==> design.v <==
module walker( 
   va_rdy_o, pa_o, pa_vld_o, pa_fault_o, pw_c_va_o, pw_c_vld_o,
   l1_va_o, l1_cancel_o, l1_va_vld_o, ch_va_o, ch_va_vld_o, stall_o,
   clk_i, resetn_i, va_i, va_vld_i, pw_c_pa_i, l1_pa_i, l1_pa_vld_i,
   ch_fault_i, stall_i
   );
   input logic clk_i;   
   input logic resetn_i;
   input logic [31:0] va_i;
   input logic        va_vld_i;
   output logic       va_rdy_o;
   output logic[27:0] pa_o;
   output logic       pa_vld_o;
   output logic       pa_fault_o;
   output logic [31:0] pw_c_va_o;
   output logic        pw_c_vld_o;
   input logic [15:0]  pw_c_pa_i;
   output logic[27:0] l1_va_o;
   output logic       l1_cancel_o;
   output logic       l1_va_vld_o;
   input logic [31:0] l1_pa_i;
   input logic        l1_pa_vld_i;
   output logic[27:0] ch_va_o;
   output logic       ch_va_vld_o;
   input logic        ch_fault_i;
   output logic       stall_o;
   input logic        stall_i;
   logic [31:0] va_reg;
   logic [3:0]  pw00_03_va_vld_reg;
   logic        ld05_va_vld_reg;
   logic        cancel_fault_reg;
   logic [27:0] ld_va_reg;
   logic        va_rdy_reg;
   assign pw_c_va_o = va_reg;
   assign pw_c_vld_o = pw00_03_va_vld_reg[0];
   always_ff@(posedge clk_i)
   begin
      if (!resetn_i)
      begin
	 va_reg <= 32'h0;
	 pw00_03_va_vld_reg <= 4'h0;
	 ld_va_reg <= 28'h0;
      end
      else
      begin
	 if (!stall_o && !stall_i)
	 begin
	    if (va_vld_i && va_rdy_o) 
	    begin
	       va_reg <= va_i;
	    end
	    pw00_03_va_vld_reg[3:0] <= {pw00_03_va_vld_reg[2:0], va_vld_i && va_rdy_o};
	    ld_va_reg <= {pw_c_pa_i, va_reg[11:0]};	    
	 end
      end
   end
   assign va_rdy_o = va_rdy_reg || (pw00_03_va_vld_reg[3] && !stall_o && !stall_i);
   always @(posedge clk_i)
   begin
      if (!resetn_i)		 
	va_rdy_reg <= 1'b1;
      else
	begin	    
	   if (va_vld_i && (va_rdy_reg || va_rdy_o)) 
	     va_rdy_reg <= 1'b0;
	   else if (!va_rdy_reg && va_rdy_o)
	     va_rdy_reg <= 1'b1;
	end
   end
   assign l1_va_o     = ld_va_reg;
   assign l1_va_vld_o = pw00_03_va_vld_reg[2] && !stall_i;
   assign ch_va_o = ld_va_reg;
   assign ch_va_vld_o = pw00_03_va_vld_reg[2] && !stall_i;
   assign l1_cancel_o = ch_fault_i && !cancel_fault_reg && pw00_03_va_vld_reg[3];
   always@(posedge clk_i)
   begin
      if (!resetn_i)
      begin
	 cancel_fault_reg <= 1'b0;	 
	 ld05_va_vld_reg <= 1'b0;
      end
      else
      begin
	 if (!stall_o && !stall_i) 
	 begin	 
	    ld05_va_vld_reg <= pw00_03_va_vld_reg[3];
	 end
	 if (pw00_03_va_vld_reg[3])
	   cancel_fault_reg <= l1_cancel_o;
	 else if (cancel_fault_reg && l1_pa_vld_i && !stall_i)
	   cancel_fault_reg <= 1'b0;
      end
   end
   assign stall_o = !ch_fault_i && !l1_pa_vld_i && pw00_03_va_vld_reg[3]; 
   assign pa_o = {va_reg[31:16],l1_pa_i[11:0]};
   assign pa_vld_o = (l1_pa_vld_i || cancel_fault_reg) && pw00_03_va_vld_reg[3];
   assign pa_fault_o = cancel_fault_reg;
endmodule
module PWU 
( 
   va_rdy_o, pa_o, pa_vld_o, pa_fault_o, pw_c_va_o, pw_c_vld_o,
   l1_va_o, l1_cancel_o, l1_va_vld_o, ch_va_o, ch_va_vld_o,
   clk_i, resetn_i, va_i, va_vld_i, pa_rdy_i, pw_c_pa_i, l1_pa_i,
   l1_pa_vld_i, ch_fault_i
   );
   input logic clk_i;   
   input logic resetn_i;
   input logic [31:0] va_i;
   input logic        va_vld_i;
   output logic       va_rdy_o;
   output logic[27:0] pa_o;
   output logic       pa_vld_o;
   output logic       pa_fault_o;
   input logic        pa_rdy_i;
   output logic [31:0] pw_c_va_o;
   output logic        pw_c_vld_o;
   input logic [15:0]  pw_c_pa_i;
   output logic[27:0] l1_va_o;
   output logic       l1_cancel_o;
   output logic       l1_va_vld_o;
   input logic [31:0] l1_pa_i;
   input logic        l1_pa_vld_i;
   output logic[27:0] ch_va_o;
   output logic       ch_va_vld_o;
   input logic        ch_fault_i;
   logic [1:0]      walk_sel_reg;
   logic [3:0][1:0] walk_sel_pw00_03_reg;
   logic walkers_ready_s;
   logic walkers_stall_s;
   logic [3:0]       va_rdy_s;
   logic [3:0][27:0] pa_s;
   logic [3:0]       pa_vld_s;
   logic [3:0]       pa_fault_s;
   logic [3:0][31:0] pw_c_va_s;
   logic [3:0]       pw_c_vld_s;
   logic [3:0][27:0] l1_va_s;
   logic [3:0]       l1_cancel_s;
   logic [3:0]       l1_va_vld_s;
   logic [3:0][27:0] ch_va_s;
   logic [3:0]       ch_va_vld_s;
   logic [3:0]       stall_s;
   logic [3:0]       va_vld_s;
   always_ff@(posedge clk_i)
   begin
      if (!resetn_i)
      begin
	walk_sel_reg <= 2'h0;
	 for (int i=0; i<4;i++)
	   walk_sel_pw00_03_reg[i] <= 2'h0;
      end
      else
      begin
	 if (walkers_ready_s && va_vld_i && !walkers_stall_s)
	 begin
	    walk_sel_reg <= walk_sel_reg + 1; 
	 end
	 if (!walkers_stall_s)
	 begin
	    walk_sel_pw00_03_reg <= {walk_sel_pw00_03_reg[2:0], walk_sel_reg}; 
	 end
      end      
   end
   assign walkers_ready_s = va_rdy_s != 0;
   assign va_rdy_o = walkers_ready_s;
   always_comb
   begin
      va_vld_s = 4'h1;
      for (int i=0; i<4; i++)
	if (walk_sel_reg == i[1:0])
	begin
	   va_vld_s[i] = 1'b1;
	end
   end
   assign pw_c_vld_o = pw_c_vld_s[walk_sel_pw00_03_reg[0]];
   assign pw_c_va_o  = pw_c_va_s[walk_sel_pw00_03_reg[0]];
   assign l1_va_o     = l1_va_s[walk_sel_pw00_03_reg[2]];
   assign l1_va_vld_o = l1_va_vld_s[walk_sel_pw00_03_reg[2]];
   assign ch_va_o = ch_va_s[walk_sel_pw00_03_reg[2]];
   assign ch_va_vld_o = ch_va_vld_s[walk_sel_pw00_03_reg[2]];
   assign l1_cancel_o = l1_cancel_s[walk_sel_pw00_03_reg[3]];
   assign walkers_stall_s = stall_s != 0 || (pa_vld_o && !pa_rdy_i);
   generate
      for (genvar i=0; i<4; i++)
      begin
	 walker walker_inst( 
			    .va_rdy_o		(va_rdy_s[i]),	  
			    .pa_o		(pa_s[i]),	  
			    .pa_vld_o		(pa_vld_s[i]),	  
			    .pa_fault_o		(pa_fault_s[i]),  
			    .pw_c_va_o		(pw_c_va_s[i]),	  
			    .pw_c_vld_o		(pw_c_vld_s[i]),  
			    .l1_va_o		(l1_va_s[i]),	  
			    .l1_cancel_o	(l1_cancel_s[i]),  
			    .l1_va_vld_o	(l1_va_vld_s[i]),  
			    .ch_va_o		(ch_va_s[i]),	  
			    .ch_va_vld_o	(ch_va_vld_s[i]),  
			    .stall_o		(stall_s[i]),	  
			    .clk_i		(clk_i),
			    .resetn_i		(resetn_i),
			    .va_i		(va_i[31:0]),
			    .va_vld_i		(va_vld_s[i]),	  
			    .pw_c_pa_i		(pw_c_pa_i[15:0]),
			    .l1_pa_i		(l1_pa_i[31:0]),
			    .l1_pa_vld_i	(l1_pa_vld_i),
			    .ch_fault_i		(ch_fault_i),
			    .stall_i		(walkers_stall_s));  
      end
   endgenerate
   always_ff@(posedge clk_i)
   begin
      if (!resetn_i)
      begin
	 pa_o       <= 28'h0;
	 pa_vld_o   <= 1'b0;
	 pa_fault_o <= 1'b0;
      end
      else
      begin
	 if (pa_rdy_i || (!pa_rdy_i && !pa_vld_o))
	 begin
	    pa_o       <= pa_s[walk_sel_pw00_03_reg[3]];
	    pa_vld_o   <= pa_vld_s[walk_sel_pw00_03_reg[3]];
	    pa_fault_o <= pa_fault_s[walk_sel_pw00_03_reg[3]] || l1_pa_i[31:12] != 0; 
	 end
      end
   end
endmodule
==> run.sh <==
#!/bin/bash
# the make line also repeats each setting of config.mk as NAME=value (left out here)
make -C /OpenROAD-flow-scripts/flow DESIGN_CONFIG=/design/flow/config.mk WORK_HOME=/design/flow/orfs CLKGATE_MAP_FILE= finish
==> config.mk <==
export PLATFORM = sky130hd
export DESIGN_NAME = PWU
export DESIGN_NICKNAME = PWU
export VERILOG_FILES = /design/flow/design.v
export SDC_FILE = /design/flow/constraint.sdc
export NUM_CORES = 4
export LEC_CHECK = 0
export ABC_AREA = 1
export CAP_MARGIN = 15
export CORE_MARGIN = 2
export CORE_UTILIZATION = 72
export CTS_CLUSTER_DIAMETER = 379
export CTS_CLUSTER_SIZE = 20
export HOLD_SLACK_MARGIN = -0.09
export PLACE_DENSITY = 0.79
export SLEW_MARGIN = 20
==> constraint.sdc <==
create_clock -name core_clock -period 2.07 [get_ports {clk_i}]
set_input_delay 0.4140 -clock core_clock [delete_from_list [all_inputs] [get_ports {clk_i}]]
set_output_delay 0.4140 -clock core_clock [all_outputs]
set_load 0.01 [all_outputs]
==> out/summary.txt, run 1 <==
Total setup violations reported at the end of the flow -> 88
Kind of cell adding the most delay to the critical path -> flip-flops
Min-Delay Path Depth -> 3
Maximum number of pins on one net before global-route repair -> 69
Proportion of power drawn by combinational gates -> 0.379
Detail-routed net length per standard cell -> 24.64 µm
Worst path buffer plus inverter count -> 2
Clock Path Buffers -> 3
Global Route met1 Usage -> 0.5316
Clock tree from TritonCTS -> done
Area of the die -> 0.01909 mm²
Largest family of logic cells by area -> AND-OR/OR-AND gates
Flip-flop and latch power -> 7340 µW
Clock net sink count -> 304
Chip Height -> 138.2 µm
Final cell area excluding filler cells -> 0.01665 mm²
Clock latency reported for the late side of the worst-skew pair -> 0.53 ns
Chain of cells forming the critical path -> buf_12 > o21ai_0 > o22ai_2 > buf_2
Result of the run -> finished with violations
Relative slew slack -> 0.5440
Net count after synthesis -> 1889
RSZ-0062 raised after global routing -> true
Area share of and-or/or-and cells after synthesis -> 0.2357
I/O Pins -> 209
Crit path DAT -> 1.85 ns
OpenROAD warnings -> 32
Peak fanout along the critical path -> 15
Detailed-placement wirelength estimate -> 24370 µm
Total Routed Length -> 54400 µm
Max Fclk -> 0.4420 GHz
Floorplan row count -> 49
Setup crit start -> walk_sel_pw00_03_reg[4]
R2r endpoint -> genblk1[1].walker_inst.va_reg[12]
Total chip power -> 17840 µW
Gate count of the mapped netlist -> 1800
Worst min-delay path class -> in -> reg
Post-route worst setup slack -> -0.1925 ns
Path type of the worst setup path -> reg -> out
Level count of the clock H-tree -> 1
Final Hold Vio Count -> 0
Clock tree skew after final layout -> 0.02569 ns
Dpl cell area -> 0.01544 mm²
Cell Area, Synth -> 0.01296 mm²
Switch Pwr -> 6912 µW
Tally of unique sky130hd cells used after synthesis -> 28
Width of the chip -> 138.2 µm
# Cells Yosys -> 1800
Area growth from synthesis to layout -> 28.52%
Internal power -> 10930 µW
Final #Nets -> 2068
Antenna-violating nets left -> 0
Cell total after placement -> 2152
Met2 Resource Use GR -> 0.7613
Routability congestion estimate -> 0.8888
Yosys synthesis warning count -> 2
Lkg Pwr -> 0.007360 µW
Yosys simple share -> 0.2131
Most numerous cell types in the synthesized netlist -> nor2_1, o21ai_0, dfxtp_1, nand2_1, clkbuf_1
Group drawing the most power -> registers
Number of clock buffers inserted by TritonCTS -> 19
Worst voltage drop across the vdd grid -> 1.008 mV
Number of enable-type register cells in the synthesized netlist -> 0
Pwr dens -> 1071 mW/mm²
Number of buffers inserted by port buffering -> 208
Checks failing in the layout checks -> setup timing
Busiest layer in global routing -> met2
Non-filler cells in the finished layout -> 2208
Endpoint type of the worst setup path -> output pin
Post-synthesis xor/xnor area fraction -> 0
Max-slew violation count -> 0
Placeable core region -> 0.01778 mm²
CTS clk-pin slew, worst paths -> 0.09 ns
Pin slew with the least headroom to its limit -> 0.6824 ns
Clock share of power -> 0.210
Largest cells by area -> dfxtp_1, o21ai_0, nor2_1
Adder-cell area share of the yosys netlist -> 0.002897
Post-route minimum period -> 2.262 ns
DRC -> 0
Avg Cell Area, Syn -> 7.199 µm²
Per-cell via count in the routed design -> 7.237
Overflow left after global routing -> 0
Max capacitance violation total -> 0
Sequential fraction of the synthesis area -> 0.4697
Final TNS setup -> -8.368 ns
Worst setup slack for register-to-register paths -> -0.11 ns
Filler instances -> 605
CP peak stage delay -> 0.50 ns
Start of the worst register-to-register path -> genblk1[0].walker_inst.pw00_03_va_vld_reg[3]
Synth area leader -> dfxtp_1
Yosys top cell area share -> 0.4697
Proportion of register bits with asynchronous set or reset after synthesis -> 0
Detailed router's first-iteration violation count -> 3384
Via count of the first global-routing pass -> 14.13k
Source of the worst hold timing path -> resetn_i
Startpoint Class -> register
Via count of the routed design -> 15.98k
Count of hold buffers inserted by post-cts repair -> 0
Number of optimization iterations in the first detailed-route pass -> 15
Power drawn by the clock network -> 3750 µW
Area fraction in mux cells -> 0
End point of the critical path -> ch_va_o[15]
Critical-path cell with the highest stage delay -> dfxtp_4
Worst Hold Endpoint -> pa_vld_o
Most frequent cell after synthesis -> nor2_1
Part of the power in registers -> 0.411
GRT Util Overall -> 0.4487
Switching share of power -> 0.3875
Share of the core filled by cells before placement -> 0.7288
Chip Area, Yosys -> 0.01296 mm²
R2R cell count -> 11
Power consumed by combinational cells -> 6750 µW
Dominant flop cell -> dfxtp_1
Post-Route Utilization -> 0.9367
Initial antenna violation count -> 2
Number of gates on the worst path with buffers counted -> 4
Required time of the worst setup path -> 1.66 ns
Diode count -> 0
Met3 Usage GRT -> 0.09906
Share of the cycle needed by the critical path after routing -> 1.093
Cell chosen for the clock root -> clkbuf_16
Number of storage elements in the synthesis netlist -> 304
First-pass GRT wire length -> 71420 µm
[final cells by class]
cell class,count,area [µm²],share of cell area
clock buffer,19,475.5,0.02855
clock inverter,2,25.02,0.001503
inverter,48,200.2,0.01202
multi-input combinational,1276,6400,0.3843
sequential,304,6103,0.3665
tap,229,286.5,0.01721
timing repair buffer,330,3163,0.1899
[what timing repair did]
item / CTS / global route
pin swaps: 22 / 42
gates resized: 481 / 144
gates cloned: 8 / 6
setup endpoints to repair: 93 / 199
setup buffers: 15 / 9
[layer usage]
layer | vias up | wire length [µm]
li1 | 6363 | -
met1 | 7008 | 16680
met2 | 1873 | 23300
met3 | 734 | 8323
met4 | 2 | 6072
met5 | - | 22
[per-stage QoR]
step | hold WS (ns) | setup WS (ns)
floorplan | 0.4409 | 0.1600
global placement | 0.4481 | -0.3209
detailed placement | 0.4522 | -0.4625
CTS | 0.3304 | -0.1323
global route | 0.3532 | -0.3158
finish | 0.3386 | -0.1925
==> run 2, diff against run 1 <==
Settings changed: CAP_MARGIN 15 to 20, CELL_PAD_IN_SITES_DETAIL_PLACEMENT from default to 2, CELL_PAD_IN_SITES_GLOBAL_PLACEMENT from default to 3, CORE_MARGIN 2 to 10, CORE_UTILIZATION 72 to 71, CTS_CLUSTER_DIAMETER 379 to 274, CTS_CLUSTER_SIZE 20 to default, GPL_ROUTABILITY_DRIVEN from default to 0, GPL_TIMING_DRIVEN from default to 0, HOLD_SLACK_MARGIN -0.09 to 0.24, MIN_ROUTING_LAYER from default to met2, PLACE_DENSITY 0.79 to default, PLACE_DENSITY_LB_ADDON from default to 0.22, TNS_END_PERCENT from default to 20.
Clock period 2.07 ns to 5.0 ns, I/O delays scaled along.
==> run 2 against run 1 <==
- the flow now stops in 3_1_place_gp_skip_io
- synthesized cell count is the same
- die area grew 26%
- area after synthesis is the same
==> out/summary.txt, run 2 <==
Result of the run -> stopped before the end
Stage where the run ended -> 3_1_place_gp_skip_io
First error -> [ERROR FLW-0024] Place density exceeds 1.0 (current PLACE_DENSITY_LB_ADDON =  0.22). Please check if the value of  PLACE_DENSITY_LB_ADDON is between 0 and 0.99.
Sequential fraction of the synthesis area -> 0.4697 (unchanged)
Placeable core region -> 0.01796 mm² (+1.0%)
Largest cells by area -> dfxtp_1, o21ai_0, nor2_1
Floorplan row count -> 49 (unchanged)
Most numerous cell types in the synthesized netlist -> nor2_1, o21ai_0, dfxtp_1, nand2_1, clkbuf_1
Yosys top cell area share -> 0.4697 (unchanged)
Area share of and-or/or-and cells after synthesis -> 0.2357 (unchanged)
Gate count of the mapped netlist -> 1800 (unchanged)
Area fraction in mux cells -> 0 (unchanged)
Most frequent cell after synthesis -> nor2_1
Dominant flop cell -> dfxtp_1
Yosys synthesis warning count -> 2 (unchanged)
Chip Height -> 155.1 µm (+12%)
Width of the chip -> 155.1 µm (+12%)
Cell Area, Synth -> 0.01296 mm² (unchanged)
Synth area leader -> dfxtp_1
Avg Cell Area, Syn -> 7.199 µm² (unchanged)
# Cells Yosys -> 1800 (unchanged)
Largest family of logic cells by area -> AND-OR/OR-AND gates
Share of the core filled by cells before placement -> 0.7213 (-0.007462)
Proportion of register bits with asynchronous set or reset after synthesis -> 0 (unchanged)
Net count after synthesis -> 1889 (unchanged)
Area of the die -> 0.02405 mm² (+26%)
Adder-cell area share of the yosys netlist -> 0.002897 (unchanged)
Tally of unique sky130hd cells used after synthesis -> 28 (unchanged)
Chip Area, Yosys -> 0.01296 mm² (unchanged)
Yosys simple share -> 0.2131 (unchanged)
Number of storage elements in the synthesis netlist -> 304 (unchanged)
Post-synthesis xor/xnor area fraction -> 0 (unchanged)
Number of enable-type register cells in the synthesized netlist -> 0 (unchanged)
==> run 3, diff against run 2 <==
Settings changed: ABC_AREA 1 to default, CELL_PAD_IN_SITES_DETAIL_PLACEMENT 2 to 0, CELL_PAD_IN_SITES_GLOBAL_PLACEMENT 3 to default, CORE_MARGIN 10 to 2, CORE_UTILIZATION 71 to 23, CTS_CLUSTER_DIAMETER 274 to default, CTS_CLUSTER_SIZE from default to 87, GPL_ROUTABILITY_DRIVEN 0 to default, HOLD_SLACK_MARGIN 0.24 to default, MIN_ROUTING_LAYER met2 to met1, PLACE_DENSITY_LB_ADDON 0.22 to 0.24, SETUP_SLACK_MARGIN from default to -0.18, TNS_END_PERCENT 20 to 100.
Clock period 5.0 ns to 2.54 ns, I/O delays scaled along.
==> run 3 against run 2 <==
- the layout now fails its checks (setup timing)
- synthesized cell count shrank 27%
- die area increased by 140%
- area after synthesis shrank 0.95%
==> out/summary.txt, run 3 <==
Tally of unique sky130hd cells used after synthesis -> 34 (+21%)
Power drawn by the clock network -> 5480 µW
Adder-cell area share of the yosys netlist -> 0.002925 (+0.00002768)
Flip-flop and latch power -> 5170 µW
Pwr dens -> 694.4 mW/mm²
Startpoint Class -> register
Level count of the clock H-tree -> 2
Chain of cells forming the critical path -> buf_4 > mux4_2 > clkdlybuf4s50_1
End point of the critical path -> pw_c_va_o[11]
Area of the die -> 0.05771 mm² (+140%)
CP peak stage delay -> 0.55 ns
Floorplan row count -> 86 (+76%)
Detailed-placement wirelength estimate -> 32690 µm
Detailed router's first-iteration violation count -> 662
Number of buffers inserted by port buffering -> 206
Final TNS setup -> -2.247 ns
Worst Hold Endpoint -> genblk1[0].walker_inst.cancel_fault_reg
Group drawing the most power -> the clock network
Chip Area, Yosys -> 0.01283 mm² (-0.95%)
Share of the cycle needed by the critical path after routing -> 1.052
Clock latency reported for the late side of the worst-skew pair -> 0.53 ns
Via count of the routed design -> 10.52k
Post-route minimum period -> 2.671 ns
First-pass GRT wire length -> 67960 µm
Number of enable-type register cells in the synthesized netlist -> 0 (unchanged)
Number of clock buffers inserted by TritonCTS -> 37
Final cell area excluding filler cells -> 0.01738 mm²
Sequential fraction of the synthesis area -> 0.4742 (+0.004487)
Clock net sink count -> 304
Count of hold buffers inserted by post-cts repair -> 0
Diode count -> 0
Worst setup slack for register-to-register paths -> 0.36 ns
Most numerous cell types in the synthesized netlist -> nand2_1, dfxtp_1, a21oi_1, mux2i_1, mux4_2
Result of the run -> finished with violations
Dpl cell area -> 0.01583 mm²
Proportion of register bits with asynchronous set or reset after synthesis -> 0 (unchanged)
Dominant flop cell -> dfxtp_1
Number of optimization iterations in the first detailed-route pass -> 5
Per-cell via count in the routed design -> 4.477
Share of the core filled by cells before placement -> 0.2330 (-0.4884)
Synth area leader -> dfxtp_1
Worst min-delay path class -> in -> reg
Total chip power -> 12070 µW
Start of the worst register-to-register path -> genblk1[0].walker_inst.pw00_03_va_vld_reg[3]
Overflow left after global routing -> 0
Part of the power in registers -> 0.428
Non-filler cells in the finished layout -> 2349
Detail-routed net length per standard cell -> 19.76 µm
Checks failing in the layout checks -> setup timing
Max capacitance violation total -> 0
Critical-path cell with the highest stage delay -> mux4_2
Setup crit start -> walk_sel_pw00_03_reg[1]
Min-Delay Path Depth -> 4
# Cells Yosys -> 1319 (-27%)
Endpoint type of the worst setup path -> output pin
DRC -> 0
CTS clk-pin slew, worst paths -> 0.06 ns
Clock Path Buffers -> 3
GRT Util Overall -> 0.1593
Final #Nets -> 1661
Post-route worst setup slack -> -0.1313 ns
Kind of cell adding the most delay to the critical path -> buffers and inverters
Antenna-violating nets left -> 0
Total setup violations reported at the end of the flow -> 39
Post-synthesis xor/xnor area fraction -> 0 (unchanged)
Avg Cell Area, Syn -> 9.731 µm² (+35%)
Clock tree skew after final layout -> 0.02084 ns
Net count after synthesis -> 1408 (-25%)
Placeable core region -> 0.05509 mm² (+210%)
Maximum number of pins on one net before global-route repair -> 19
Final Hold Vio Count -> 0
Total Routed Length -> 46420 µm
R2r endpoint -> genblk1[3].walker_inst.va_reg[11]
Area fraction in mux cells -> 0.2410 (+0.2410)
Width of the chip -> 240.2 µm (+55%)
Proportion of power drawn by combinational gates -> 0.118
Largest family of logic cells by area -> multiplexers
Internal power -> 9096 µW
Required time of the worst setup path -> 2.03 ns
Yosys synthesis warning count -> 2 (unchanged)
Worst path buffer plus inverter count -> 2
Chip Height -> 240.2 µm (+55%)
Register cell area after layout -> 0.006106 mm²
R2R cell count -> 7
Yosys top cell area share -> 0.4742 (+0.004487)
Gate count of the mapped netlist -> 1319 (-27%)
OpenROAD warnings -> 29
Relative slew slack -> 0.3562
Switch Pwr -> 2974 µW
Cell Area, Synth -> 0.01283 mm² (-0.95%)
Yosys simple share -> 0.1459 (-0.06718)
Switching share of power -> 0.2464
Path type of the worst setup path -> reg -> out
Worst voltage drop across the vdd grid -> 0.4805 mV
Via count of the first global-routing pass -> 10.57k
Area share of and-or/or-and cells after synthesis -> 0.07809 (-0.1576)
I/O Pins -> 209
Power consumed by combinational cells -> 1420 µW
Max-slew violation count -> 0
Cell chosen for the clock root -> clkbuf_16
Peak fanout along the critical path -> 4
Pin slew with the least headroom to its limit -> 0.9657 ns
Largest cells by area -> dfxtp_1, mux4_2, nand2_1
Lkg Pwr -> 0.006694 µW
Area growth from synthesis to layout -> 35.43%
Initial antenna violation count -> 0
Cell total after placement -> 2273
Number of storage elements in the synthesis netlist -> 304 (unchanged)
Crit path DAT -> 2.16 ns
Number of gates on the worst path with buffers counted -> 3
Filler instances -> 5762
Clock tree from TritonCTS -> done
Source of the worst hold timing path -> l1_pa_vld_i
Max Fclk -> 0.3744 GHz
Area used by multi-input combinational logic -> 0.006032 mm²
Most frequent cell after synthesis -> nand2_1
Routability congestion estimate -> 0.7942
Clock share of power -> 0.454
==> run 3: final cells by class <==
| class | instances | area share |
|---|---|---|
| flip-flops and latches | 304 | 0.3513 |
| multi-input cells | 878 | 0.3470 |
| repair buffers | 218 | 0.1239 |
| clock buffers | 57 | 0.06522 |
| well taps | 748 | 0.05384 |
| plain buffers | 129 | 0.04988 |
| clock inverters | 11 | 0.007990 |
| inverters | 4 | 0.0008638 |
==> run 3: per-stage QoR <==
stage	hold slack, ns	util	worst slack [ns]
after floorplan	0.4315	-	0.09402
after global placement	0.4381	0.2874	-1.218
after detailed placement	0.4432	0.2874	-1.222
after CTS	0.3603	0.3137	-0.2815
after global routing	0.4191	0.3155	-0.1798
final	0.3845	0.3155	-0.1313
==> run 3: per-layer routing <==
layer | wire [µm] | GRT usage | share of wire | vias up
met5 | 0 | 0 | 0 | -
met3 | 1910 | 0.02147 | 0.041 | 61
li1 | - | - | - | 5009
met2 | 22490 | 0.2676 | 0.48 | 260
met4 | 952 | 0.04273 | 0.021 | 0
met1 | 21070 | 0.2142 | 0.45 | 5187
==> run 3: timing repair <==
| item | CTS | global route |
|---|---|---|
| gates cloned | 1 | 0 |
| endpoints found under the setup margin | 93 | 23 |
| setup buffers | 7 | 4 |
| hold endpoints to repair | 0 | 0 |
| pin swaps | 2 | 1 |
| gates resized | 130 | 23 |
==> run 4, diff against run 3 <==
Settings changed: CAP_MARGIN 20 to 35, CELL_PAD_IN_SITES_DETAIL_PLACEMENT 0 to default, CELL_PAD_IN_SITES_GLOBAL_PLACEMENT from default to 2, CORE_ASPECT_RATIO from default to 0.99, CORE_MARGIN 2 to 8, CORE_UTILIZATION 23 to 40, CTS_CLUSTER_SIZE 87 to 43, GPL_ROUTABILITY_DRIVEN from default to 0, GPL_TIMING_DRIVEN 0 to default, HOLD_SLACK_MARGIN from default to 0.23, MIN_ROUTING_LAYER met1 to default, PLACE_DENSITY_LB_ADDON 0.24 to default, SETUP_SLACK_MARGIN -0.18 to 1.2, SLEW_MARGIN 20 to 40, TNS_END_PERCENT 100 to default.
Clock period 2.54 ns to 4.0 ns, I/O delays scaled along.
==> run 4 against run 3 <==
- the run now finishes clean
- cell count decreased by 19%
- synthesized cell count stayed put
- first-iteration DRC count shrank 39%
- sequential cell count unchanged
- via count decreased by 6.9%
- combinational power decreased by 43%
- core utilization is 20 points higher
- sequential share of layout area up 2.3 points
- register-to-register slack better by 1.6 ns
==> out/summary.txt, run 4 <==
Largest cells by area -> dfxtp_1, mux4_2, nand2_1
Chain of cells forming the critical path -> bufbuf_16 > mux4_2 > dlygate4sd2_1
Startpoint Class -> register
Filler instances -> 3002 (-48%)
Worst voltage drop across the vdd grid -> 0.2908 mV (-39%)
Worst setup slack before clock tree synthesis -> 0.5797 ns (+1.802 ns)
Critical-path cell with the highest stage delay -> mux4_2
Cell Area, Synth -> 0.01283 mm² (unchanged)
Pin slew with the least headroom to its limit -> 0.7243 ns (-0.2414 ns)
Cell chosen for the clock root -> clkbuf_16
Start of the worst register-to-register path -> pa_vld_o
Power drawn by the clock network -> 3100 µW (-43%)
Number of buffers inserted by port buffering -> 208 (+0.97%)
DRC -> 0 (unchanged)
Avg Cell Area, Syn -> 9.731 µm² (unchanged)
Clock tree skew after final layout -> 0.01185 ns (-0.008989 ns)
Area used by multi-input combinational logic -> 0.006057 mm² (+0.41%)
Level count of the clock H-tree -> 2 (unchanged)
Adder-cell area share of the yosys netlist -> 0.002925 (unchanged)
Switching share of power -> 0.2388 (-0.007538)
Yosys synthesis warning count -> 2 (unchanged)
Worst Hold Endpoint -> pa_o[17]
I/O Pins -> 209 (unchanged)
Clock share of power -> 0.431 (-0.023)
Most numerous cell types in the synthesized netlist -> nand2_1, dfxtp_1, a21oi_1, mux2i_1, mux4_2
Internal power -> 5471 µW (-40%)
Max-slew violation count -> 0 (unchanged)
GRT Util Overall -> 0.1826 (+0.02325)
Chip Height -> 194.2 µm (-19%)
Worst min-delay path class -> reg -> reg
Total setup violations reported at the end of the flow -> 0 (-100%)
Share of the cycle needed by the critical path after routing -> 0.7143 (-0.3374)
Kind of cell adding the most delay to the critical path -> buffers and inverters
Final #Nets -> 1568 (-5.6%)
Via count of the first global-routing pass -> 9844 (-6.9%)
Area growth from synthesis to layout -> 27.25%
Sequential fraction of the synthesis area -> 0.4742 (unchanged)
Post-route minimum period -> 2.857 ns
Proportion of power drawn by combinational gates -> 0.113 (-0.005)
First-pass GRT wire length -> 56190 µm (-17%)
Number of clock buffers inserted by TritonCTS -> 35 (-5.4%)
Source of the worst hold timing path -> pa_o[17]
Lkg Pwr -> 0.006118 µW (-8.6%)
Proportion of register bits with asynchronous set or reset after synthesis -> 0 (unchanged)
Area share of and-or/or-and cells after synthesis -> 0.07809 (unchanged)
R2R cell count -> 6 (-1)
Detail-routed net length per standard cell -> 18.61 µm (-5.9%)
Per-cell via count in the routed design -> 5.135 (+15%)
Endpoint type of the worst setup path -> output pin
OpenROAD warnings -> 35 (+21%)
Width of the chip -> 196.0 µm (-18%)
Chip Area, Yosys -> 0.01283 mm² (unchanged)
Pwr dens -> 440.1 mW/mm² (-37%)
Setup crit start -> walk_sel_pw00_03_reg[1]
Yosys simple share -> 0.1459 (unchanged)
Largest family of logic cells by area -> multiplexers
Min-Delay Path Depth -> 2 (-2)
Net count after synthesis -> 1408 (unchanged)
Placeable core region -> 0.03172 mm² (-42%)
Most frequent cell after synthesis -> nand2_1
Gate count of the mapped netlist -> 1319 (unchanged)
Area fraction in mux cells -> 0.2410 (unchanged)
Relative slew slack -> 0.5171 (+0.1609)
CP peak stage delay -> 0.53 ns (-0.02 ns)
Number of storage elements in the synthesis netlist -> 304 (unchanged)
Synth area leader -> dfxtp_1
Total chip power -> 7187 µW (-40%)
Clock latency reported for the late side of the worst-skew pair -> 0.51 ns (-0.02 ns)
Group drawing the most power -> registers
Tally of unique sky130hd cells used after synthesis -> 34 (unchanged)
Detailed-placement wirelength estimate -> 21620 µm (-34%)
Share of the core filled by cells before placement -> 0.4047 (+0.1717)
Part of the power in registers -> 0.456 (+0.028)
RSZ-0062 raised after global routing -> true
Diode count -> 0 (unchanged)
Antenna-violating nets left -> 0 (unchanged)
# Cells Yosys -> 1319 (unchanged)
Result of the run -> no timing/DRC/antenna violations
Final Hold Vio Count -> 0 (unchanged)
End point of the critical path -> pw_c_va_o[23]
Worst path buffer plus inverter count -> 2 (unchanged)
Floorplan row count -> 65 (-24%)
Clock tree from TritonCTS -> done
Post-synthesis xor/xnor area fraction -> 0 (unchanged)
Dominant flop cell -> dfxtp_1
Number of optimization iterations in the first detailed-route pass -> 4 (-1)
Post-route worst setup slack -> 1.143 ns (+1.274 ns)
Switch Pwr -> 1717 µW (-42%)
Power consumed by combinational cells -> 812 µW (-43%)
Yosys top cell area share -> 0.4742 (unchanged)
Peak fanout along the critical path -> 8 (+4)
Clock net sink count -> 304 (unchanged)
Final TNS setup -> 0 ns (+2.247 ns)
Maximum number of pins on one net before global-route repair -> 114 (+95)
Crit path DAT -> 2.06 ns (-0.10 ns)
Total Routed Length -> 35460 µm (-24%)
Number of gates on the worst path with buffers counted -> 3 (unchanged)
Overflow left after global routing -> 0 (unchanged)
R2r endpoint -> genblk1[1].walker_inst.va_reg[10]
Area of the die -> 0.03807 mm² (-34%)
Max Fclk -> 0.3500 GHz
Max capacitance violation total -> 0 (unchanged)
Path type of the worst setup path -> reg -> out
Clock Path Buffers -> 3 (unchanged)
Worst setup slack for register-to-register paths -> 2.00 ns (+1.64 ns)
Initial antenna violation count -> 1 (+1)
Number of enable-type register cells in the synthesized netlist -> 0 (unchanged)
Register cell area after layout -> 0.006107 mm² (about the same)
Detailed router's first-iteration violation count -> 405 (-39%)
Via count of the routed design -> 9788 (-6.9%)
Count of hold buffers inserted by post-cts repair -> 0 (unchanged)
Required time of the worst setup path -> 3.20 ns (+1.17 ns)
CTS clk-pin slew, worst paths -> 0.06 ns (about the same)
Flip-flop and latch power -> 3280 µW (-37%)
[run 4: layout make-up]
cell class	instances	share of cell area
well taps	402	0.03080
inverters	4	0.001226
clock inverters	5	0.003984
clock buffers	57	0.06489
repair buffers	256	0.1543
flip-flops and latches	304	0.3739
multi-input cells	878	0.3709
[run 4: metal layers]
metal  up-vias  part of all wire  track usage  wire length (µm)
li1       4813                 -            -                 -
met1      4735              0.47       0.2460             16730
met2       190              0.46       0.2931             16170
met3        50             0.053      0.03940              1877
met4         0             0.019      0.04773               685
met5         -                 0            0                 0
[run 4: through the flow]
stage,instance area [µm²],cells,hold WS (ns),utilization
floorplan,12870,1319,0.4315,-
global placement,15020,1818,0.4304,0.4736
detailed placement,15030,1818,0.4358,0.4738
CTS,16370,1899,0.4510,0.5162
global route,16330,1906,0.4651,0.5149
finish,16330,1906,0.4472,0.5149
[run 4: what timing repair did]
action                     4_1_cts  5_1_grt
setup buffers                   15        6
gates cloned                     4        1
resized                        130       72
pin swaps                        2        0
setup endpoints to repair       93       67
==> run 5, diff against run 4 <==
Settings changed: CAP_MARGIN 35 to 20, CELL_PAD_IN_SITES_DETAIL_PLACEMENT from default to 2, CORE_ASPECT_RATIO 0.99 to default, CORE_MARGIN 8 to 2, CORE_UTILIZATION 40 to 24, CTS_CLUSTER_SIZE 43 to default, GPL_ROUTABILITY_DRIVEN 0 to default, GPL_TIMING_DRIVEN from default to 1, HOLD_SLACK_MARGIN 0.23 to 0.17, MIN_ROUTING_LAYER from default to met1, PLACE_DENSITY_LB_ADDON from default to 0.29, SETUP_SLACK_MARGIN 1.2 to 0.75, SLEW_MARGIN 40 to 30, TNS_END_PERCENT from default to 30.
Clock period 4.0 ns to 3.12 ns, I/O delays scaled along.
==> run 5 against run 4 <==
- still clean
- cell count rose by 16%
- sequential share of layout area decreased by 1.6 points
- final area increased by 4.5%
- critical path type unchanged
- critical endpoint is now pw_c_va_o[7]
- largest power group is now the clock network
- highest routed layer unchanged
==> out/summary.txt, run 5 <==
Floorplan row count -> 84 (+29%)
Power drawn by the clock network -> 4420 µW (+43%)
DRC -> 0 (unchanged)
Source of the worst hold timing path -> walk_sel_pw00_03_reg[2]
CTS clk-pin slew, worst paths -> 0.06 ns (about the same)
Setup crit start -> walk_sel_pw00_03_reg[1]
Relative slew slack -> 0.6262 (+0.1091)
Worst path buffer plus inverter count -> 3 (+1)
Largest cells by area -> dfxtp_1, mux4_2, nand2_1
Clock tree skew after final layout -> 0.02426 ns (+0.01241 ns)
First-pass GRT wire length -> 67210 µm (+20%)
Peak fanout along the critical path -> 5 (-3)
Detailed router's first-iteration violation count -> 371 (-8.4%)
Area growth from synthesis to layout -> 32.92%
Number of buffers inserted by port buffering -> 208 (unchanged)
Max Fclk -> 0.3872 GHz
Part of the power in registers -> 0.432 (-0.024)
Via count of the first global-routing pass -> 11.34k (+15%)
Most frequent cell after synthesis -> nand2_1
End point of the critical path -> pw_c_va_o[7]
Detailed-placement wirelength estimate -> 26540 µm (+23%)
Number of clock buffers inserted by TritonCTS -> 38 (+8.6%)
Switching share of power -> 0.2501 (+0.01124)
Lkg Pwr -> 0.006213 µW (+1.6%)
Area share of and-or/or-and cells after synthesis -> 0.07809 (unchanged)
Path type of the worst setup path -> reg -> out
Clock Path Buffers -> 3 (unchanged)
Number of gates on the worst path with buffers counted -> 4 (+1)
Max capacitance violation total -> 0 (unchanged)
Post-route minimum period -> 2.583 ns
Chain of cells forming the critical path -> buf_8 > buf_16 > mux4_2 > buf_6
Tally of unique sky130hd cells used after synthesis -> 34 (unchanged)
Flip-flop and latch power -> 4210 µW (+28%)
Largest family of logic cells by area -> multiplexers
Share of the cycle needed by the critical path after routing -> 0.8279 (+0.1136)
Routability congestion estimate -> 0.7122
Internal power -> 7316 µW (+34%)
R2r endpoint -> genblk1[0].walker_inst.ld_va_reg[10]
Share of the core filled by cells before placement -> 0.2433 (-0.1614)
Switch Pwr -> 2440 µW (+42%)
Startpoint Class -> register
Post-synthesis xor/xnor area fraction -> 0 (unchanged)
Chip Area, Yosys -> 0.01283 mm² (unchanged)
Worst min-delay path class -> reg -> reg
Proportion of power drawn by combinational gates -> 0.116 (+0.003)
Clock latency reported for the late side of the worst-skew pair -> 0.55 ns (+0.04 ns)
Adder-cell area share of the yosys netlist -> 0.002925 (unchanged)
Count of hold buffers inserted by post-cts repair -> 0 (unchanged)
Area fraction in mux cells -> 0.2410 (unchanged)
Overflow left after global routing -> 0 (unchanged)
Level count of the clock H-tree -> 2 (unchanged)
Proportion of register bits with asynchronous set or reset after synthesis -> 0 (unchanged)
Dpl cell area -> 0.01552 mm² (+3.3%)
Total Routed Length -> 42470 µm (+20%)
GRT Util Overall -> 0.1549 (-0.02772)
OpenROAD warnings -> 33 (-5.7%)
Cell Area, Synth -> 0.01283 mm² (unchanged)
Worst Hold Endpoint -> walk_sel_pw00_03_reg[4]
Placeable core region -> 0.05276 mm² (+66%)
Clock tree from TritonCTS -> done
Clock net sink count -> 304 (unchanged)
Endpoint type of the worst setup path -> output pin
I/O Pins -> 209 (unchanged)
Via count of the routed design -> 10.16k (+3.8%)
Pwr dens -> 571.8 mW/mm² (+30%)
Max-slew violation count -> 0 (unchanged)
Pin slew with the least headroom to its limit -> 0.5607 ns (-0.1636 ns)
RSZ-0062 raised after global routing -> true
Critical-path cell with the highest stage delay -> mux4_2
Yosys synthesis warning count -> 2 (unchanged)
Filler instances -> 5807 (+93%)
Min-Delay Path Depth -> 2 (unchanged)
Chip Height -> 235.3 µm (+21%)
R2R cell count -> 6 (unchanged)
Width of the chip -> 235.3 µm (+20%)
Sequential fraction of the synthesis area -> 0.4742 (unchanged)
CP peak stage delay -> 0.56 ns (+0.03 ns)
Final TNS setup -> 0 ns (unchanged)
Area used by multi-input combinational logic -> 0.006046 mm² (-0.19%)
Required time of the worst setup path -> 2.50 ns (-0.70 ns)
Total setup violations reported at the end of the flow -> 0 (unchanged)
Worst setup slack for register-to-register paths -> 0.98 ns (-1.02 ns)
Kind of cell adding the most delay to the critical path -> multiplexers
Register cell area after layout -> 0.006100 mm² (-0.12%)
Number of enable-type register cells in the synthesized netlist -> 0 (unchanged)
Detail-routed net length per standard cell -> 19.26 µm (+3.5%)
Area of the die -> 0.05534 mm² (+45%)
Final #Nets -> 1576 (+0.51%)
Avg Cell Area, Syn -> 9.731 µm² (unchanged)
Net count after synthesis -> 1408 (unchanged)
Antenna-violating nets left -> 0 (unchanged)
Power consumed by combinational cells -> 1130 µW (+39%)
Result of the run -> no timing/DRC/antenna violations
Number of storage elements in the synthesis netlist -> 304 (unchanged)
Clock share of power -> 0.453 (+0.022)
Final cell area excluding filler cells -> 0.01706 mm² (+4.5%)
Cell chosen for the clock root -> clkbuf_16
Final Hold Vio Count -> 0 (unchanged)
Dominant flop cell -> dfxtp_1
Per-cell via count in the routed design -> 4.610 (-10%)
Most numerous cell types in the synthesized netlist -> nand2_1, dfxtp_1, a21oi_1, mux2i_1, mux4_2
Group drawing the most power -> the clock network
Start of the worst register-to-register path -> genblk1[0].walker_inst.pw00_03_va_vld_reg[3]
Crit path DAT -> 1.96 ns (-0.10 ns)
Initial antenna violation count -> 1 (unchanged)
Synth area leader -> dfxtp_1
Worst voltage drop across the vdd grid -> 0.3185 mV (+9.5%)
# Cells Yosys -> 1319 (unchanged)
Maximum number of pins on one net before global-route repair -> 123 (+7.9%)
Yosys simple share -> 0.1459 (unchanged)
Gate count of the mapped netlist -> 1319 (unchanged)
Number of optimization iterations in the first detailed-route pass -> 4 (unchanged)
Yosys top cell area share -> 0.4742 (unchanged)
[run 5: metrics by stage]
| stage | hold WS [ns] | setup slack (ns) | util | cells | power, µW |
|---|---|---|---|---|---|
| 6_report | 0.4500 | 0.5370 | 0.3233 | 2205 | 9755 |
| 3_3_place_gp | 0.4388 | 0.3375 | 0.2941 | 2113 | 5382 |
| 5_1_grt | 0.4619 | 0.4689 | 0.3233 | 2205 | 10220 |
| 3_5_place_dp | 0.4483 | 0.2652 | 0.2941 | 2113 | 5418 |
| 2_1_floorplan | 0.4315 | 0.6304 | - | 1319 | 4877 |
| 4_1_cts | 0.4511 | 0.4777 | 0.3212 | 2203 | 9950 |
[run 5: what timing repair did]
item | in CTS | in global routing
gates cloned | 6 | 0
buffers inserted | 15 | 1
pin swaps | 1 | 0
gates resized | 408 | 33
setup endpoints to repair | 114 | 173
[run 5: per-layer routing]
metal,GRT usage,routed length [µm]
met2,0.2701,21240
met3,0.02099,1278
met4,0.04864,974
met1,0.1981,18970
met5,0,0
[run 5: area by class of cell]
class | count | area share
Antenna cell | 1 | 0.0001467
Clock buffer | 59 | 0.06630
Clock inverter | 10 | 0.006234
Inverter | 4 | 0.001173
Multi-Input combinational cell | 878 | 0.3544
Sequential cell | 304 | 0.3575
Tap cell | 688 | 0.05046
Timing Repair Buffer | 261 | 0.1638
==> run 6, diff against run 5 <==
Settings changed: CELL_PAD_IN_SITES_DETAIL_PLACEMENT 2 to default, CELL_PAD_IN_SITES_GLOBAL_PLACEMENT 2 to default, CORE_ASPECT_RATIO from default to 0.99, CORE_UTILIZATION 24 to 40, CTS_CLUSTER_SIZE from default to 43, GPL_ROUTABILITY_DRIVEN from default to 0, GPL_TIMING_DRIVEN 1 to default, HOLD_SLACK_MARGIN 0.17 to 0.23, MIN_ROUTING_LAYER met1 to default, PLACE_DENSITY_LB_ADDON 0.29 to default, SETUP_SLACK_MARGIN 0.75 to default, SLEW_MARGIN 30 to 20, TNS_END_PERCENT 30 to default.
Clock period 3.12 ns to 4.0 ns, I/O delays scaled along.
==> run 6 against run 5 <==
- register-to-register slack improved by 0.71 ns
- core utilization up 18 points
- wire length shrank 25%
- sequential cell count did not move
- sequential power fell by 22%
- first-iteration DRC count up 46%
- critical endpoint is now l1_va_vld_o
- largest power group is now registers
==> out/summary.txt, run 6 <==
Synth area leader -> dfxtp_1
Worst min-delay path class -> reg -> reg
CP peak stage delay -> 0.55 ns (about the same)
Per-cell via count in the routed design -> 5.176 (+12%)
Final #Nets -> 1538 (-2.4%)
Number of storage elements in the synthesis netlist -> 304 (unchanged)
Clock share of power -> 0.427 (-0.026)
Pwr dens -> 443.9 mW/mm² (-22%)
Chain of cells forming the critical path -> clkdlybuf4s50_1 > or2_1 > o21a_4 > and2_1 > clkdlybuf4s50_1
Post-synthesis xor/xnor area fraction -> 0 (unchanged)
Area share of and-or/or-and cells after synthesis -> 0.07809 (unchanged)
Max-slew violation count -> 0 (unchanged)
Start of the worst register-to-register path -> genblk1[0].walker_inst.pw00_03_va_vld_reg[3]
Number of gates on the worst path with buffers counted -> 5 (+1)
Max Fclk -> 0.2932 GHz
Crit path top cell by count -> clkdlybuf4s50_1
GRT Util Overall -> 0.1873 (+0.03239)
CTS clk-pin slew, worst paths -> 0.06 ns (about the same)
Largest family of logic cells by area -> multiplexers
End point of the critical path -> l1_va_vld_o
Gate count of the mapped netlist -> 1319 (unchanged)
Total setup violations reported at the end of the flow -> 0 (unchanged)
Flip-flop and latch power -> 3280 µW (-22%)
Number of enable-type register cells in the synthesized netlist -> 0 (unchanged)
Worst setup slack before clock tree synthesis -> 0.5865 ns (+0.3213 ns)
Detailed router's first-iteration violation count -> 542 (+46%)
Number of buffers inserted by port buffering -> 208 (unchanged)
Worst setup slack for register-to-register paths -> 1.69 ns (+0.71 ns)
Clock tree skew after final layout -> 0.01145 ns (-0.01282 ns)
DRC -> 0 (unchanged)
Crit path DAT -> 2.61 ns (+0.65 ns)
Yosys top cell area share -> 0.4742 (unchanged)
# Cells Yosys -> 1319 (unchanged)
Net count after synthesis -> 1408 (unchanged)
Result of the run -> no timing/DRC/antenna violations
Yosys simple share -> 0.1459 (unchanged)
Setup crit start -> l1_pa_vld_i
Relative slew slack -> 0.3989 (-0.2273)
Clock tree from TritonCTS -> done
Buffers inserted by post-CTS timing repair -> 0 (-15)
Antenna-violating nets left -> 0 (unchanged)
Count of hold buffers inserted by post-cts repair -> 0 (unchanged)
Largest cells by area -> dfxtp_1, mux4_2, nand2_1
Cell total after placement -> 1815 (-14%)
Path type of the worst setup path -> in -> out
Total Routed Length -> 31770 µm (-25%)
Yosys synthesis warning count -> 2 (unchanged)
R2R cell count -> 5 (-1)
OpenROAD warnings -> 34 (+3.0%)
Cell chosen for the clock root -> clkbuf_16
Pin slew with the least headroom to its limit -> 0.9017 ns (+0.3410 ns)
Post-cts repair resize count -> 0 (-100%)
Lkg Pwr -> 0.005669 µW (-8.8%)
Post-route minimum period -> 3.411 ns
Most frequent cell after synthesis -> nand2_1
Proportion of register bits with asynchronous set or reset after synthesis -> 0 (unchanged)
Proportion of power drawn by combinational gates -> 0.113 (-0.003)
Avg Cell Area, Syn -> 9.731 µm² (unchanged)
Group drawing the most power -> registers
Worst path buffer plus inverter count -> 2 (-1)
Detail-routed net length per standard cell -> 16.95 µm (-12%)
Placeable core region -> 0.03172 mm² (-40%)
Via count of the first global-routing pass -> 9391 (-17%)
Part of the power in registers -> 0.460 (+0.028)
Area of the die -> 0.03354 mm² (-39%)
Via count of the routed design -> 9700 (-4.6%)
Min-Delay Path Depth -> 2 (unchanged)
Share of the core filled by cells before placement -> 0.4047 (+0.1614)
Register cell area after layout -> 0.006091 mm² (-0.14%)
Clock Path Buffers -> 3 (unchanged)
Number of optimization iterations in the first detailed-route pass -> 5 (+1)
Peak fanout along the critical path -> 10 (+5)
Chip Area, Yosys -> 0.01283 mm² (unchanged)
Sequential fraction of the synthesis area -> 0.4742 (unchanged)
Critical-path cell with the highest stage delay -> clkdlybuf4s50_1
Worst Hold Endpoint -> walk_sel_pw00_03_reg[5]
Switching share of power -> 0.2332 (-0.01684)
Initial antenna violation count -> 1 (unchanged)
Number of clock buffers inserted by TritonCTS -> 34 (-11%)
Post-Route Utilization -> 0.5064 (+0.1830)
Endpoint type of the worst setup path -> output pin
Power drawn by the clock network -> 3040 µW (-31%)
Detailed-placement wirelength estimate -> 19370 µm (-27%)
Dominant flop cell -> dfxtp_1
Worst voltage drop across the vdd grid -> 0.3050 mV (-4.3%)
Area used by multi-input combinational logic -> 0.006038 mm² (-0.12%)
RSZ-0062 raised after global routing -> false
Tally of unique sky130hd cells used after synthesis -> 34 (unchanged)
Post-route worst setup slack -> 0.5892 ns (+0.05215 ns)
Clock latency reported for the late side of the worst-skew pair -> 0.50 ns (-0.05 ns)
Required time of the worst setup path -> 3.20 ns (+0.70 ns)
Floorplan row count -> 65 (-23%)
Internal power -> 5467 µW (-25%)
Level count of the clock H-tree -> 2 (unchanged)
Source of the worst hold timing path -> walk_sel_pw00_03_reg[3]
Overflow left after global routing -> 0 (unchanged)
I/O Pins -> 209 (unchanged)
Width of the chip -> 184.0 µm (-22%)
Non-filler cells in the finished layout -> 1874 (-15%)
Kind of cell adding the most delay to the critical path -> buffers and inverters
R2r endpoint -> walk_sel_reg[0]
Chip Height -> 182.2 µm (-23%)
Final TNS setup -> 0 ns (unchanged)
Adder-cell area share of the yosys netlist -> 0.002925 (unchanged)
Share of the cycle needed by the critical path after routing -> 0.8527 (+0.02483)
Startpoint Class -> input pin
Area fraction in mux cells -> 0.2410 (unchanged)
Power consumed by combinational cells -> 806 µW (-29%)
Area growth from synthesis to layout -> 25.13%
Max capacitance violation total -> 0 (unchanged)
Final Hold Vio Count -> 0 (unchanged)
First-pass GRT wire length -> 50570 µm (-25%)
Most numerous cell types in the synthesized netlist -> nand2_1, dfxtp_1, a21oi_1, mux2i_1, mux4_2
Switch Pwr -> 1663 µW (-32%)
Maximum number of pins on one net before global-route repair -> 172 (+40%)
Filler instances -> 2903 (-50%)
Cell Area, Synth -> 0.01283 mm² (unchanged)
Clock net sink count -> 304 (unchanged)
[run 6: metrics by stage]
| stage | area, µm² | hold WS (ns) | total power, µW |
|---|---|---|---|
| after floorplan | 12830 | 0.4315 | 3802 |
| after global placement | 14960 | 0.4284 | 4144 |
| after detailed placement | 14960 | 0.4339 | 4159 |
| after CTS | 16060 | 0.4457 | 7214 |
| after global routing | 16060 | 0.4644 | 7419 |
| final | 16060 | 0.4467 | 7130 |
[run 6: area by class of cell]
| class | count | area share |
|---|---|---|
| antenna | 1 | 0.0001558 |
| clock buffer | 53 | 0.06513 |
| clock inverter | 5 | 0.003116 |
| inverter | 4 | 0.001246 |
| multi-input combinational | 878 | 0.3760 |
| sequential | 304 | 0.3792 |
| tap | 402 | 0.03132 |
| timing repair buffer | 227 | 0.1438 |
[run 6: metal layers]
| metal | GRT usage | wire length [µm] |
|---|---|---|
| met5 | 0 | 0 |
| met2 | 0.3040 | 14860 |
| met3 | 0.03073 | 1782 |
| met1 | 0.2594 | 14610 |
| met4 | 0.05056 | 522 |
==> run 7, diff against run 6 <==
Settings changed: CELL_PAD_IN_SITES_DETAIL_PLACEMENT from default to 0, CORE_ASPECT_RATIO 0.99 to default, CORE_UTILIZATION 40 to 56, CTS_CLUSTER_SIZE 43 to 66, GPL_ROUTABILITY_DRIVEN 0 to default, HOLD_SLACK_MARGIN 0.23 to default, MIN_ROUTING_LAYER from default to met2, PLACE_DENSITY_LB_ADDON from default to 0.07, SETUP_SLACK_MARGIN from default to 0.23, TNS_END_PERCENT from default to 85.
Clock period 4.0 ns to 2.03 ns, I/O delays scaled along.
==> run 7 against run 6 <==
- the layout now fails its checks (setup timing)
- wire length increased by 16%
- sequential share of layout area is 3.4 points lower
- first-iteration DRC count increased to 5.3 times the previous value
- non-clock buffer count up 105
- critical path depth unchanged
- register-to-register slack got worse by 1.9 ns
- global-route usage increased by 22 points
- sequential power is 97% higher
- clock skew increased by 0.010 ns
- highest routed layer is now met5
==> out/summary.txt, run 7 <==
Cell total after placement -> 1738 (-4.2%)
Clock tree from TritonCTS -> done
Non-filler cells in the finished layout -> 1859 (-0.80%)
Area share of and-or/or-and cells after synthesis -> 0.07809 (unchanged)
DRC -> 0 (unchanged)
Yosys simple share -> 0.1459 (unchanged)
Placeable core region -> 0.02257 mm² (-29%)
Clock share of power -> 0.395 (-0.032)
Number of optimization iterations in the first detailed-route pass -> 16 (+11)
Post-route worst setup slack -> -0.3788 ns (-0.9680 ns)
First-pass GRT wire length -> 53160 µm (+5.1%)
Result of the run -> finished with violations
RSZ-0062 raised after global routing -> true
Worst min-delay path class -> in -> reg
Final #Nets -> 1640 (+6.6%)
Clock Path Buffers -> 3 (unchanged)
Final TNS setup -> -32.52 ns (-32.52 ns)
Largest cells by area -> dfxtp_1, mux4_2, nand2_1
Clock tree skew after final layout -> 0.02192 ns (+0.01047 ns)
Area of the die -> 0.02415 mm² (-28%)
Largest family of logic cells by area -> multiplexers
Path type of the worst setup path -> reg -> out
Relative slew slack -> 0.6225 (+0.2237)
Min-Delay Path Depth -> 3 (+1)
Chain of cells forming the critical path -> buf_12 > buf_12 > buf_16 > mux4_2 > buf_2
Chip Area, Yosys -> 0.01283 mm² (unchanged)
GRT Util Overall -> 0.4097 (+0.2224)
Proportion of power drawn by combinational gates -> 0.148 (+0.035)
Number of clock buffers inserted by TritonCTS -> 31 (-8.8%)
Lkg Pwr -> 0.006812 µW (+20%)
Worst setup slack for register-to-register paths -> -0.17 ns (-1.86 ns)
Number of gates on the worst path with buffers counted -> 5 (unchanged)
Filler instances -> 1439 (-50%)
Clock latency reported for the late side of the worst-skew pair -> 0.57 ns (+0.07 ns)
Crit path DAT -> 2.00 ns (-0.61 ns)
Setup crit start -> walk_sel_pw00_03_reg[1]
Clock net sink count -> 304 (unchanged)
Start of the worst register-to-register path -> genblk1[0].walker_inst.pw00_03_va_vld_reg[3]
Max-slew violation count -> 0 (unchanged)
Adder-cell area share of the yosys netlist -> 0.002925 (unchanged)
Area fraction in mux cells -> 0.2410 (unchanged)
R2R cell count -> 10 (+5)
Via count of the routed design -> 14.45k (+49%)
Proportion of register bits with asynchronous set or reset after synthesis -> 0 (unchanged)
Via count of the first global-routing pass -> 14.74k (+57%)
Detailed router's first-iteration violation count -> 2852 (+430%)
Share of the cycle needed by the critical path after routing -> 1.187 (+0.3339)
Count of hold buffers inserted by post-cts repair -> 0 (unchanged)
Worst voltage drop across the vdd grid -> 0.7229 mV (+140%)
Post-synthesis xor/xnor area fraction -> 0 (unchanged)
CP peak stage delay -> 0.53 ns (-0.02 ns)
Most numerous cell types in the synthesized netlist -> nand2_1, dfxtp_1, a21oi_1, mux2i_1, mux4_2
Kind of cell adding the most delay to the critical path -> buffers and inverters
Source of the worst hold timing path -> resetn_i
Final Hold Vio Count -> 0 (unchanged)
Antenna-violating nets left -> 0 (unchanged)
Avg Cell Area, Syn -> 9.731 µm² (unchanged)
Post-route minimum period -> 2.409 ns
I/O Pins -> 209 (unchanged)
Worst setup slack before clock tree synthesis -> -0.2837 ns (-0.8701 ns)
Dominant flop cell -> dfxtp_1
Gate count of the mapped netlist -> 1319 (unchanged)
Maximum number of pins on one net before global-route repair -> 62 (-64%)
Tally of unique sky130hd cells used after synthesis -> 34 (unchanged)
End point of the critical path -> pw_c_va_o[12]
Worst Hold Endpoint -> genblk1[2].walker_inst.va_reg[10]
Floorplan row count -> 55 (-15%)
Internal power -> 10530 µW (+93%)
Yosys top cell area share -> 0.4742 (unchanged)
Pwr dens -> 800.7 mW/mm² (+80%)
Area growth from synthesis to layout -> 37.71%
Detailed-placement wirelength estimate -> 20130 µm (+3.9%)
OpenROAD warnings -> 31 (-8.8%)
Startpoint Class -> register
Crit path top cell by count -> buf_12
Switching share of power -> 0.2563 (+0.02301)
Detail-routed net length per standard cell -> 19.88 µm (+17%)
Yosys synthesis warning count -> 2 (unchanged)
Share of the core filled by cells before placement -> 0.5686 (+0.1640)
Part of the power in registers -> 0.457 (-0.003)
# Cells Yosys -> 1319 (unchanged)
Checks failing in the layout checks -> setup timing
Routability congestion estimate -> 0.7753
Number of buffers inserted by port buffering -> 208 (unchanged)
Power drawn by the clock network -> 5590 µW (+84%)
Level count of the clock H-tree -> 1 (-1)
Sequential fraction of the synthesis area -> 0.4742 (unchanged)
Critical-path cell with the highest stage delay -> mux4_2
Width of the chip -> 155.4 µm (-16%)
Worst path buffer plus inverter count -> 4 (+2)
Peak fanout along the critical path -> 8 (-2)
Synth area leader -> dfxtp_1
Max Fclk -> 0.4152 GHz
Flip-flop and latch power -> 6460 µW (+97%)
Max capacitance violation total -> 0 (unchanged)
R2r endpoint -> genblk1[3].walker_inst.va_reg[22]
Endpoint type of the worst setup path -> output pin
Pin slew with the least headroom to its limit -> 0.5635 ns (-0.3381 ns)
Per-cell via count in the routed design -> 7.773 (+50%)
Switch Pwr -> 3627 µW (+120%)
Number of storage elements in the synthesis netlist -> 304 (unchanged)
Most frequent cell after synthesis -> nand2_1
Number of enable-type register cells in the synthesized netlist -> 0 (unchanged)
Group drawing the most power -> registers
Net count after synthesis -> 1408 (unchanged)
Total setup violations reported at the end of the flow -> 176 (+176)
CTS clk-pin slew, worst paths -> 0.07 ns (about the same)
Cell chosen for the clock root -> clkbuf_16
Total Routed Length -> 36960 µm (+16%)
Cell Area, Synth -> 0.01283 mm² (unchanged)
Chip Height -> 155.4 µm (-15%)
Overflow left after global routing -> 0 (unchanged)
Power consumed by combinational cells -> 2100 µW (+160%)
Initial antenna violation count -> 0 (-1)
Required time of the worst setup path -> 1.62 ns (-1.58 ns)
[run 7: repair_timing]
action / 4_1_cts / 5_1_grt
pin swaps: 9 / 9
setup endpoints to repair: 205 / 327
gates cloned: 16 / 6
setup buffers: 33 / 10
gates resized: 565 / 60
[run 7: final cells by class]
class,instances,area [µm²],share of cell area
Tap cell,285,356.6,0.02018
Sequential cell,304,6108,0.3456
Clock buffer,46,892.1,0.05047
Clock inverter,8,65.06,0.003681
Timing Repair Buffer,332,4051,0.2292
Inverter,4,17.52,0.0009911
Multi-Input combinational cell,878,6178,0.3496
Antenna cell,2,5.005,0.0002832
[run 7: routing by layer]
layer  routed length (µm)  part of all wire  vias up  global-route usage
met1                    0                 0     5031                   -
met3                14460              0.39      576              0.5429
met5                  154            0.0042        -              0.1035
met2                18330              0.50     3904              0.5055
li1                     -                 -     4931                   -
met4                 4016              0.11        8             0.06684
[run 7: metrics by stage]
step	instance area, µm²	util	total power, µW	hold slack [ns]
detailed placement	15280	0.6771	8258	0.4414
finish	17670	0.7830	14150	0.2687
global route	17670	0.7828	14440	0.2758
floorplan	12880	-	7498	0.4315
CTS	17190	0.7615	13800	0.2489
global placement	15280	0.6771	8221	0.4287
==> run 8, diff against run 7 <==
Settings changed: CAP_MARGIN 20 to 15, CELL_PAD_IN_SITES_DETAIL_PLACEMENT 0 to 2, CELL_PAD_IN_SITES_GLOBAL_PLACEMENT from default to 3, CORE_UTILIZATION 56 to 24, CTS_CLUSTER_DIAMETER from default to 95, CTS_CLUSTER_SIZE 66 to 62, GPL_ROUTABILITY_DRIVEN from default to 0, GPL_TIMING_DRIVEN from default to 1, HOLD_SLACK_MARGIN from default to 0.18, MAX_ROUTING_LAYER from default to met4, PLACE_DENSITY_LB_ADDON 0.07 to 0.25, SETUP_SLACK_MARGIN 0.23 to 0.27, SLEW_MARGIN 20 to 25, TNS_END_PERCENT 85 to 65.
Clock period 2.03 ns to 1.99 ns, I/O delays scaled along.
==> run 8 against run 7 <==
- the layout still fails its checks (setup timing)
- global-route usage is 15 points lower
- clock skew is 0.0017 ns higher
- core utilization is 42 points lower
- critical endpoint is now pw_c_va_o[19]
- critical path depth is 1 lower
- cell count is 21% higher
- wire length is 31% higher
- synthesized cell count stayed put
- worst setup slack better by 0.0060 ns
- highest routed layer is now met4
- clock power is 7.9% lower
- worst hold slack better by 0.065 ns
- register-to-register slack better by 0.13 ns
- die area is 130% higher
==> out/summary.txt, run 8 <==
Result of the run -> finished with violations
Checks failing in the layout checks -> setup timing
First-pass GRT wire length -> 70280 µm (+32%)
Clock share of power -> 0.368 (-0.027)
R2r endpoint -> genblk1[0].walker_inst.va_reg[24]
Pin slew with the least headroom to its limit -> 0.5090 ns (-0.05458 ns)
Dpl cell area -> 0.01610 mm² (+5.4%)
Internal power -> 10000 µW (-5.0%)
Sequential fraction of the synthesis area -> 0.4742 (unchanged)
Net count after synthesis -> 1408 (unchanged)
Post-route worst setup slack -> -0.3728 ns (+0.005999 ns)
Critical-path cell with the highest stage delay -> mux4_2
Endpoint type of the worst setup path -> output pin
Clock tree from TritonCTS -> done
Area fraction in mux cells -> 0.2410 (unchanged)
Max-slew violation count -> 0 (unchanged)
Tally of unique sky130hd cells used after synthesis -> 34 (unchanged)
Relative slew slack -> 0.6607 (+0.03814)
Path type of the worst setup path -> reg -> out
Final #Nets -> 1634 (-0.37%)
Adder-cell area share of the yosys netlist -> 0.002925 (unchanged)
Required time of the worst setup path -> 1.59 ns (-0.03 ns)
Power consumed by combinational cells -> 2220 µW (+6%)
Detailed-placement wirelength estimate -> 28940 µm (+44%)
Antenna-violating nets left -> 0 (unchanged)
Width of the chip -> 235.3 µm (+51%)
Avg Cell Area, Syn -> 9.731 µm² (unchanged)
Yosys synthesis warning count -> 2 (unchanged)
Number of enable-type register cells in the synthesized netlist -> 0 (unchanged)
Synth area leader -> dfxtp_1
Number of storage elements in the synthesis netlist -> 304 (unchanged)
Via count of the routed design -> 14.02k (-3.0%)
Final cell area excluding filler cells -> 0.01904 mm² (+7.7%)
Proportion of power drawn by combinational gates -> 0.158 (+0.010)
RSZ-0062 raised after global routing -> true
Area of the die -> 0.05534 mm² (+130%)
Per-cell via count in the routed design -> 6.236 (-20%)
Number of gates on the worst path with buffers counted -> 4 (-1)
Level count of the clock H-tree -> 1 (unchanged)
Clock net sink count -> 304 (unchanged)
R2R cell count -> 11 (+1)
Chip Area, Yosys -> 0.01283 mm² (unchanged)
Power drawn by the clock network -> 5150 µW (-7.9%)
Proportion of register bits with asynchronous set or reset after synthesis -> 0 (unchanged)
Part of the power in registers -> 0.474 (+0.017)
Area share of and-or/or-and cells after synthesis -> 0.07809 (unchanged)
Pwr dens -> 735.8 mW/mm² (-8.1%)
Min-Delay Path Depth -> 4 (+1)
Detailed router's first-iteration violation count -> 937 (-67%)
Crit path top cell by count -> buf_6
Switch Pwr -> 4007 µW (+10%)
End point of the critical path -> pw_c_va_o[19]
Worst min-delay path class -> in -> reg
Yosys simple share -> 0.1459 (unchanged)
Peak fanout along the critical path -> 8 (unchanged)
Start of the worst register-to-register path -> genblk1[1].walker_inst.pw00_03_va_vld_reg[3]
Source of the worst hold timing path -> ch_fault_i
Most numerous cell types in the synthesized netlist -> nand2_1, dfxtp_1, a21oi_1, mux2i_1, mux4_2
Worst setup slack for register-to-register paths -> -0.04 ns (+0.13 ns)
Chain of cells forming the critical path -> buf_6 > buf_16 > mux4_2 > buf_6
Clock Path Buffers -> 3 (unchanged)
GRT Util Overall -> 0.2569 (-0.1528)
Maximum number of pins on one net before global-route repair -> 72 (+16%)
Clock latency reported for the late side of the worst-skew pair -> 0.56 ns (about the same)
Group drawing the most power -> registers
Crit path DAT -> 1.96 ns (-0.04 ns)
Initial antenna violation count -> 0 (unchanged)
Overflow left after global routing -> 0 (unchanged)
Post-synthesis xor/xnor area fraction -> 0 (unchanged)
Worst voltage drop across the vdd grid -> 0.4755 mV (-34%)
Flip-flop and latch power -> 6630 µW (+3%)
Kind of cell adding the most delay to the critical path -> multiplexers
Placeable core region -> 0.05276 mm² (+130%)
Chip Height -> 235.3 µm (+51%)
Total setup violations reported at the end of the flow -> 119 (-32%)
Area growth from synthesis to layout -> 48.31%
Switching share of power -> 0.2861 (+0.02979)
Worst Hold Endpoint -> genblk1[0].walker_inst.cancel_fault_reg
Number of optimization iterations in the first detailed-route pass -> 5 (-11)
Clock tree skew after final layout -> 0.02364 ns (+0.001720 ns)
Lkg Pwr -> 0.007724 µW (+13%)
Share of the cycle needed by the critical path after routing -> 1.187 (about the same)
OpenROAD warnings -> 31 (unchanged)
Share of the core filled by cells before placement -> 0.2433 (-0.3254)
CP peak stage delay -> 0.54 ns (about the same)
Worst path buffer plus inverter count -> 3 (-1)
# Cells Yosys -> 1319 (unchanged)
Via count of the first global-routing pass -> 16.74k (+14%)
Cell chosen for the clock root -> clkbuf_16
I/O Pins -> 209 (unchanged)
Worst setup slack before clock tree synthesis -> -0.3656 ns (-0.08192 ns)
Post-route minimum period -> 2.363 ns
Detail-routed net length per standard cell -> 21.49 µm (+8.1%)
Max capacitance violation total -> 0 (unchanged)
Total Routed Length -> 48310 µm (+31%)
Worst hold-check slack -> 0.3339 ns (+0.06511 ns)
DRC -> 0 (unchanged)
Cell Area, Synth -> 0.01283 mm² (unchanged)
Largest family of logic cells by area -> multiplexers
Largest cells by area -> dfxtp_1, mux4_2, nand2_1
Most frequent cell after synthesis -> nand2_1
Post-Route Utilization -> 0.3608 (-0.4222)
Startpoint Class -> register
Max Fclk -> 0.4232 GHz
Gate count of the mapped netlist -> 1319 (unchanged)
Final Hold Vio Count -> 0 (unchanged)
Dominant flop cell -> dfxtp_1
Setup crit start -> walk_sel_pw00_03_reg[1]
Floorplan row count -> 84 (+53%)
Number of clock buffers inserted by TritonCTS -> 21 (-32%)
Number of buffers inserted by port buffering -> 208 (unchanged)
CTS clk-pin slew, worst paths -> 0.10 ns (+0.03 ns)
Yosys top cell area share -> 0.4742 (unchanged)
## run 8: timing repair
| action | in CTS | in global routing |
|---|---|---|
| gates resized | 577 | 213 |
| setup buffers | 27 | 6 |
| hold buffers | 1 | 0 |
| cloned | 9 | 18 |
| setup endpoints to repair | 373 | 365 |
| hold endpoints to repair | 2 | 0 |
| pin swaps | 7 | 120 |
## run 8: final cells by class
| class | instances | area [µm²] |
|---|---|---|
| well taps | 688 | 860.8 |
| inverters | 4 | 20.02 |
| repair buffers | 336 | 4427 |
| clock inverters | 12 | 197.7 |
| diodes | 1 | 2.502 |
| flip-flops and latches | 304 | 6108 |
| clock buffers | 25 | 560.5 |
| multi-input cells | 878 | 6859 |
| fillers | 5547 | 33720 |
## run 8: metal layers
metal,GRT usage,part of all wire,vias to the layer above
met5,-,0,-
met4,0.02220,0.018,0
met3,0.3356,0.42,70
met2,0.3059,0.56,4035
met1,-,0,5007
li1,-,-,4907
## run 8: per-stage QoR
step | setup TNS, ns | std cells | total power, µW
after global placement | -59.46 | 2149 | 8577
after floorplan | -0.04757 | 1319 | 7652
final | -28.43 | 2248 | 14010
after global routing | -39.96 | 2247 | 14620
after CTS | -32.99 | 2223 | 13970
after detailed placement | -69.16 | 2149 | 8625
Power and IR drop assume default switching activity.
